// fifo
module fifo(input wire clk,reset,wr,rd, input wire[15:0] d_in, output wire full,empty, output wire[15:0] d_out);
	wire[3:0] front,rear;
	wire[15:0] t;
	wire front_inc,rear_inc,full_,empty_;
	full_empty f0(front,rear,full,empty);
	invert i0(full,full_);
	invert i1(empty,empty_);
	and2 a1(wr,full_,front_inc);
	bin_counter bc0(clk,reset,front_inc,front);
	and2 a2(rd,empty_,rear_inc);
	bin_counter bc1(clk,reset,rear_inc,rear);
	memory m0(clk, reset, front_inc, rear_inc, front, rear, d_in, t);
	dfr16 d0(clk, reset, t, d_out);
endmodule
Size: ~2100 cells after synthesis, ~280 flip-flops, about 38 I/O pins, roughly 14000 µm² of cells after synthesis.
export LEC_CHECK = 0
export ABC_AREA = 1
export CAP_MARGIN = 10
export CELL_PAD_IN_SITES_GLOBAL_PLACEMENT = 0
export CORE_MARGIN = 2
export CORE_UTILIZATION = 72
export CTS_CLUSTER_DIAMETER = 363
export CTS_CLUSTER_SIZE = 22
export HOLD_SLACK_MARGIN = 0.29
export PLACE_DENSITY = 0.65
export SETUP_SLACK_MARGIN = -0.25
export SLEW_MARGIN = 40
export TNS_END_PERCENT = 90
create_clock -name core_clock -period 2.83 [get_ports {clk}]
run.sh (not shown) runs the stock make flow with config.mk's settings and CLKGATE_MAP_FILE=.
The baseline finished but failed the layout checks on setup timing.
Edit:
==> flow/config.mk (replaced) <==
export PLATFORM = sky130hd
export DESIGN_NAME = fifo
export DESIGN_NICKNAME = fifo
export VERILOG_FILES = /design/flow/design.v
export SDC_FILE = /design/flow/constraint.sdc
export NUM_CORES = 4
export LEC_CHECK = 0
export CAP_MARGIN = 20
export CORE_MARGIN = 2
export CORE_UTILIZATION = 60
export PLACE_DENSITY = 0.6
export SLEW_MARGIN = 20
==> flow/constraint.sdc (replaced) <==
create_clock -name core_clock -period 4.49 [get_ports {clk}]
set_input_delay 0.8980 -clock core_clock [delete_from_list [all_inputs] [get_ports {clk}]]
set_output_delay 0.8980 -clock core_clock [all_outputs]
set_load 0.01 [all_outputs]
The changed run produced a clean layout.
Worst setup slack improved by 0.56 ns.
Area after synthesis went down by 12%.
Synthesized cell count went down by 34%.
Wire length went down by 9.9%.
Total power went down by 37%.
Clock-buffer cell count went up by 22.
Cell area went down by 9.6%.
Hold slack got worse by 0.035 ns.
Die size went up by 4.9%.
Utilization went down by 12 points.


fifo again, from the RTL that the note above started with.
make LEC_CHECK=0 CAP_MARGIN=20 CORE_MARGIN=2 CORE_UTILIZATION=68 CTS_CLUSTER_SIZE=31 PLACE_DENSITY=0.6 SLEW_MARGIN=20 finish   # period 3.59 ns
The baseline finished clean.
Then changed:
Settings changed: ABC_AREA from default to 1, CORE_UTILIZATION 68 to 70, CTS_CLUSTER_SIZE 31 to default, PLACE_DENSITY 0.6 to default.
Clock period 3.59 ns to 2.8 ns, I/O delays scaled along.
What happened:
- The changed run died in global routing on ODB-0269
- die size increases by 11%
- synthesized area increases by 14%
- synthesized cell count increases by 51%
Then changed:
Settings changed: ABC_AREA 1 to default, CTS_CLUSTER_SIZE from default to 31, PLACE_DENSITY_LB_ADDON from default to 0.01, SETUP_SLACK_MARGIN from default to 0.6.
Clock period 2.8 ns to 3.59 ns, I/O delays scaled along.
What happened:
- The new run ran to the end with violations: capacitance limit, slew limit, setup timing
- die size decreases by 12%
- area after synthesis decreases by 12%
- synthesized cell count decreases by 34%
Then changed:
Settings changed: PLACE_DENSITY from default to 0.6, PLACE_DENSITY_LB_ADDON 0.01 to default, SETUP_SLACK_MARGIN 0.6 to default.
Result: Now the flow passed the timing, DRC and antenna checks; clock-buffer cell count stays the same; power drops by 5.0%; design area went down by 7.3%; first-iteration DRC count decreases by 33%; utilization shrinks by 6.2 points; synthesized area is unchanged.
Then changed:
Settings changed: CORE_UTILIZATION 70 to 40, CTS_CLUSTER_SIZE 31 to default.
Clock period 3.59 ns to 4.49 ns, I/O delays scaled along.
=> Synthesized area stays the same; sequential cell count is unchanged; setup slack improved by 0.12 ns; total power is lower by 20%; via count falls by 4.4%; count of clock-buffer cells in the layout decreases by 6; hold slack is about the same; routed wire length rose by 4.4%; sequential power fell by about 20%; global-route usage goes down by 14 points; core utilization goes down by 34 points.
Then changed:
Settings changed: ABC_AREA from default to 1, CORE_UTILIZATION 40 to 70, CTS_CLUSTER_SIZE from default to 31, PLACE_DENSITY 0.6 to default, SETUP_SLACK_MARGIN from default to 0.74.
Clock period 4.49 ns to 2.8 ns, I/O delays scaled along.
The new run did not get past clock tree synthesis.
Die area goes down by 34%.
Area after synthesis goes up by 14%.
Synthesized cell count goes up by 51%.
Power is estimated from default activity; no workload was simulated.
